Setup of alpha:
==> flow/design.v <==
module alu_design #(parameter W = 8)(
    input clk, rst, mode, ce, cin,
    input [1:0] inp_valid,
    input [7:0] opa, opb,
    input [3:0] cmd,
    output reg err, ov, cout, g, l, e,
    output reg [15:0] res
);
parameter INV_INP = 2'b00, OPA_VALID = 2'b01, OPB_VALID = 2'b10, OPA_AND_OPB_VALID = 2'b11;
reg [7:0] opa_p, opb_p;
reg [3:0] cmd_p;
reg [1:0] valid_p;
reg mode_p, cin_p;
reg [15:0] res_p;
reg cout_p, ov_p, g_p, l_p, e_p, err_p;
always @(posedge clk or posedge rst) begin
    if (rst) begin
        opa_p <= 0;
        opb_p <= 0;
        cmd_p <= 0;
        valid_p <= 0;
        cin_p <= 0;
        mode_p <= 0;
    end else if (ce) begin
        opa_p <= opa;
        opb_p <= opb;
        cmd_p <= cmd;
        valid_p <= inp_valid;
        cin_p <= cin;
        mode_p <= mode;
    end
end
always @(*) begin
    res_p = 0;
    err_p = 0;
    cout_p = 0;
    ov_p = 0;
    g_p = 0;
    l_p = 0;
    e_p = 0;
    if (ce) begin
        if (mode_p == 1) begin
            case (valid_p)
                INV_INP: begin
                    res_p = 0;
                    err_p = 1;
                end
                OPA_VALID: begin
                    case (cmd_p)
                        4'b0100: begin
                            res_p = opa_p + 1;
                            cout_p = res_p[8];
                        end
                        4'b0101: begin
                            res_p = opa_p - 1;
                            ov_p = res_p[8];
                        end
                        default: err_p = 1;
                    endcase
                end
                OPB_VALID: begin
                    case (cmd_p)
                        4'b0110: begin
                            res_p = opb_p + 1;
                            cout_p = res_p[8];
                        end
                        4'b0111: begin
                            res_p = opb_p - 1;
                            ov_p = res_p[8];
                        end
                        default: err_p = 1;
                    endcase
                end
                OPA_AND_OPB_VALID: begin
                    case (cmd_p)
                        4'b0000: begin
                            res_p = opa_p + opb_p;
                            cout_p = res_p[8];
                        end
                        4'b0001: begin
                            res_p = opa_p - opb_p;
                            ov_p = res_p[8];
                        end
                        4'b0010: begin
                            res_p = opa_p + opb_p + cin_p;
                            cout_p = res_p[8];
                        end
                        4'b0011: begin
                            res_p = opa_p - opb_p - cin_p;
                            ov_p = res_p[8];
                        end
                        4'b1000: begin
                            g_p = (opa_p > opb_p);
                            l_p = (opa_p < opb_p);
                            e_p = (opa_p == opb_p);
                        end
                        4'b1001: begin
                            res_p = (opa_p + 1) * (opb_p + 1);
                        end
                        4'b1010: begin
                            res_p = (opa_p << 1) * opb_p;
                        end
                        4'b1011: begin
                            res_p = $signed(opa_p) + $signed(opb_p);
                            ov_p = (($signed(opa_p) > 0) && ($signed(opb_p) > 0) && ($signed(res_p[7:0]) < 0)) ||
                                   (($signed(opa_p) < 0) && ($signed(opb_p) < 0) && ($signed(res_p[7:0]) > 0));
                        end
                        4'b1100: begin
                            res_p = $signed(opa_p) - $signed(opb_p);
                            ov_p = (($signed(opa_p) > 0) && ($signed(opb_p) < 0) && ($signed(res_p[7:0]) < 0)) ||
                                   (($signed(opa_p) < 0) && ($signed(opb_p) > 0) && ($signed(res_p[7:0]) > 0));
                        end
                        default: err_p = 1;
                    endcase
                end
                default: err_p = 1;
            endcase
        end else begin
            case (valid_p)
                INV_INP: begin
                    res_p = 0;
                    err_p = 1;
                end
                OPA_VALID: begin
                    case (cmd_p)
                        4'b0110: res_p = ~opa_p;
                        4'b1000: res_p = opa_p >> 1;
                        4'b1001: res_p = opa_p << 1;
                        default: err_p = 1;
                    endcase
                end
                OPB_VALID: begin
                    case (cmd_p)
                        4'b0111: res_p = ~opb_p;
                        4'b1010: res_p = opb_p >> 1;
                        4'b1011: res_p = opb_p << 1;
                        default: err_p = 1;
                    endcase
                end
                OPA_AND_OPB_VALID: begin
                    case (cmd_p)
                        4'b0000: res_p = opa_p & opb_p;
                        4'b0010: res_p = opa_p | opb_p;
                        4'b0001: res_p = ~(opa_p & opb_p);
                        4'b0011: res_p = ~(opa_p | opb_p);
                        4'b0100: res_p = opa_p ^ opb_p;
                        4'b0101: res_p = ~(opa_p ^ opb_p);
                        4'b1100: begin
                            if (|opb_p[7:4]) err_p = 1;
                            else res_p = (opa_p << opb_p[2:0]) | (opa_p >> (8 - opb_p[2:0]));
                        end
                        4'b1101: begin
                            if (|opb_p[7:4]) err_p = 1;
                            else res_p = (opa_p >> opb_p[2:0]) | (opa_p << (8 - opb_p[2:0]));
                        end
                        default: err_p = 1;
                    endcase
                end
                default: err_p = 1;
            endcase
        end
    end
end
always @(posedge clk or posedge rst) begin
    if (rst) begin
        res <= 0;
        cout <= 0;
        ov <= 0;
        g <= 0;
        l <= 0;
        e <= 0;
        err <= 0;
    end else if (ce) begin
        res <= res_p;
        cout <= cout_p;
        ov <= ov_p;
        g <= g_p;
        l <= l_p;
        e <= e_p;
        err <= err_p;
    end
end
endmodule
==> flow/config.mk <==
export PLATFORM = sky130hd
export DESIGN_NAME = alu_design
export DESIGN_NICKNAME = alu_design
export VERILOG_FILES = /design/flow/design.v
export SDC_FILE = /design/flow/constraint.sdc
export NUM_CORES = 4
export LEC_CHECK = 0
export CAP_MARGIN = 25
export CELL_PAD_IN_SITES_GLOBAL_PLACEMENT = 3
export CORE_ASPECT_RATIO = 1.71
export CORE_MARGIN = 6
export CORE_UTILIZATION = 40
export CTS_CLUSTER_DIAMETER = 264
export CTS_CLUSTER_SIZE = 26
export GPL_ROUTABILITY_DRIVEN = 0
export GPL_TIMING_DRIVEN = 0
export HOLD_SLACK_MARGIN = 0.09
export PLACE_DENSITY_LB_ADDON = 0.09
export SETUP_SLACK_MARGIN = 2.34
export SLEW_MARGIN = 20
==> flow/constraint.sdc <==
create_clock -name core_clock -period 10.4 [get_ports {clk}]
set_input_delay 2.0800 -clock core_clock [delete_from_list [all_inputs] [get_ports {clk}]]
set_output_delay 2.0800 -clock core_clock [all_outputs]
set_load 0.01 [all_outputs]
run.sh (not shown) runs the stock make flow with config.mk's settings and CLKGATE_MAP_FILE=.
Input changes introduced in beta (baseline for comparison: alpha):
- GPL_ROUTABILITY_DRIVEN: 0 -> unset
- HOLD_SLACK_MARGIN: 0.09 -> unset
- PLACE_DENSITY_LB_ADDON: 0.09 -> unset
- SETUP_SLACK_MARGIN: 2.34 -> unset
==> results <==
- Global-route usage over all layers essentially unchanged between alpha and beta.
- Delta (beta minus alpha): area used by sequential logic in the layout held steady, number of placed instances, taps included held steady, layout overhead on the synthesized area shrank by 0.70 points, clock network contribution to total cell area shrank by 0.20 points, largest fanout on the critical path shrank by 1.
- beta vs. alpha: worst reg-to-reg path cell count now larger; met1 wire length now larger; final setup slack of the worst path now smaller; sum of routed wire length over all layers comparable.
Modified inputs, gamma compared to beta
- CORE_MARGIN now 2, was 6
- CORE_ASPECT_RATIO no longer set, was 1.71
- CTS_CLUSTER_SIZE no longer set, was 26
- CTS_CLUSTER_DIAMETER now 238, was 264
- CAP_MARGIN now 20, was 25
- PLACE_DENSITY_LB_ADDON now 0.09, previously not set
- GPL_TIMING_DRIVEN no longer set, was 0
- CELL_PAD_IN_SITES_GLOBAL_PLACEMENT no longer set, was 3
- the clock period (ns, I/O delays scaled along) now 7.0, was 10.4
## What came out
The higher count of clock-buffer cells in the layout came out of gamma.
In the metrics for beta and gamma, the one carrying the higher reg2reg setup slack is beta.
Taking beta as the reference, in gamma total power went up 45%; part of the cycle the worst path needs went up 5.7 points; global-route usage held.
In summary, gamma completed successfully, with a layout that passed the timing, design-rule and antenna checks.
Row count of non-filler cells in the finished layout: gamma lower / beta higher
Between beta and gamma, the fraction of area in registers does not differ in any meaningful way.
Run comparison: beta critical-path cell with the highest stage delay sky130_fd_sc_hd__dfrtp_1; gamma critical-path cell with the highest stage delay sky130_fd_sc_hd__xnor2_1
beta has higher placement-stage worst setup slack than gamma.
The utilization was comparable across beta and gamma.
Measured against gamma, the die outline area of beta comes out at 1.10 times the reference value.
On largest stage delay on the critical path, beta and gamma are neck and neck.
No activity file was given, so power comes from the tool's default toggle rates.
